== run B ==
## buck_v1_0
module buck_v1_0 #(
  parameter model_data_width = 25,
  parameter model_decimal_width = 16
)(
  input aclk, 
  input resetn, 
  input clock_enable,
  input pwm, 
  input signed [model_data_width-1:0] input_voltage,
  input signed [model_data_width-1:0] period_inductor,
  input signed [model_data_width-1:0] period_capacitor,
  input signed [model_data_width-1:0] inverse_resistor,
  output reg signed [model_data_width-1:0] inductor_current,
  output signed [model_data_width-1:0] capacitor_current,
  output signed [model_data_width-1:0] output_current,
  output reg signed [model_data_width-1:0] output_voltage  
);
clock: 14.3 ns
lec_check: 0
cap_margin: 20
core_margin: 2
core_utilization: 72
cts_cluster_diameter: 271
cts_cluster_size: 36
hold_slack_margin: 0.3
max_routing_layer: met4
place_density_lb_addon: 0.04
setup_slack_margin: 4.12
slew_margin: 20
run.sh (not shown) runs the stock make flow with config.mk's settings and CLKGATE_MAP_FILE=.
Run B: flow complete, layout not clean; failing: setup timing
## Diff of input files: run D against run B
Settings: an added PLACE_DENSITY of 0.95; a change of CORE_UTILIZATION from 72 to 71; a change of SETUP_SLACK_MARGIN from 4.12 to -0.69; an added ABC_AREA of 1; a deleted PLACE_DENSITY_LB_ADDON that had been 0.04.
==> results <==
- Run D: it failed during global routing (5_1_grt), and the tool reported GRT-0116.
- Run B → run D: summed standard-cell area reported by yosys now larger, half-perimeter wire length after detailed placement now larger, mean post-synth cell area now smaller, sequential cell area fraction in the yosys report comparable.
- Diff run B -> run D: number of cells in Yosys stat up 1,376; starting utilization of the core area fell 1.0 points.
- The run showing the greater area fraction in xor and xnor cells is run B.
- Delta (run D minus run B): net count of the mapped netlist higher; synthesized area rose by about 4%.
- Compared run D vs run B, and number of different library cells in the post-synthesis netlist is down in run D.
- Run D vs run B: number of cells produced by synthesis up by more than 10%

---

v34:
buck_v1_0 again, from the RTL that the note above started with.
clock: 19.4 ns
lec_check: 0
cap_margin: 0
cell_pad_in_sites_global_placement: 1
core_margin: 2
core_utilization: 54
cts_cluster_diameter: 235
cts_cluster_size: 100
gpl_routability_driven: 0
min_routing_layer: met1
place_density_lb_addon: 0.16
slew_margin: 20
tns_end_percent: 10
No crash in v34: every stage finished, but the layout fails its final checks due to negative setup slack.
Edits applied to the flow inputs when going from v34 to v23:
Settings: swapping 10 for 35 in TNS_END_PERCENT; swapping 235 for 230 in CTS_CLUSTER_DIAMETER; putting ABC_AREA at 1 where nothing was set; swapping 100 for 99 in CTS_CLUSTER_SIZE.
--- outcome ---
v23 vs v34, cell at the slowest stage of the critical path: clkdlybuf4s50_1 vs fa_1
Relative to v34, the logic depth of the worst path, buffers included of v23 is lower by 6.
Clock-buffer cell count, v34 and v23: lower on v23
Number of nets produced by synthesis grows by more than 10% when moving from v34 to v23.
Every stage of the flow completed for v23, and the final layout passed the timing, DRC and antenna checks.
Comparing v34 and v23, the higher net total in the final layout was measured on v23.
Here is what was changed in the inputs of v38 compared with v23.
Settings: MIN_ROUTING_LAYER: met1 -> unset; PLACE_DENSITY_LB_ADDON: 0.16 -> unset; GPL_ROUTABILITY_DRIVEN: 0 -> unset; ABC_AREA: 1 -> unset; CTS_CLUSTER_DIAMETER: 230 -> unset; CTS_CLUSTER_SIZE: 99 -> unset; CORE_UTILIZATION: 54 -> 11; TNS_END_PERCENT: 35 -> unset; CAP_MARGIN: 0 -> 20; CELL_PAD_IN_SITES_GLOBAL_PLACEMENT: 1 -> unset; the clock period (ns, I/O delays scaled along): 19.4 -> 42.3.
[summary]
Summary of v38 over v23: fraction of area in registers shows no meaningful change; via total after detailed routing shows a reduction of 9366. Diff v23 and v38: post-synthesis share of cell area spent on full adders, half adders and majority gates lower in v23. In v38, post-layout worst setup margin is higher than in v23. Layout multi-input combinational cell count of v38 falls short of that of v23 by more than 10%. The total wire length after detailed routing in v38 sits about 1.1% above the value recorded for v23. In summary, v38 completed successfully, with a layout that passed the timing, DRC and antenna checks.
Changes in v53 relative to v38:
Settings: an added PLACE_DENSITY of 0.78; an added CTS_CLUSTER_SIZE of 11; a change of CORE_UTILIZATION from 11 to 23; an added CORE_ASPECT_RATIO of 0.5; a change of the clock period (ns, I/O delays scaled along) from 42.3 to 28.0.
Findings:
Relative to v38, post-route met1 wirelength decreased by 27000 um in v53. Share of the clock period used by the worst path, v38 and v53, lower one = v38. v53 vs v38: die outline area down. From v38 to v53 the numbers moved as follows: core utilization increased 13 points, effective utilization at floorplan increased 12 points, antenna cell count decreased 16.
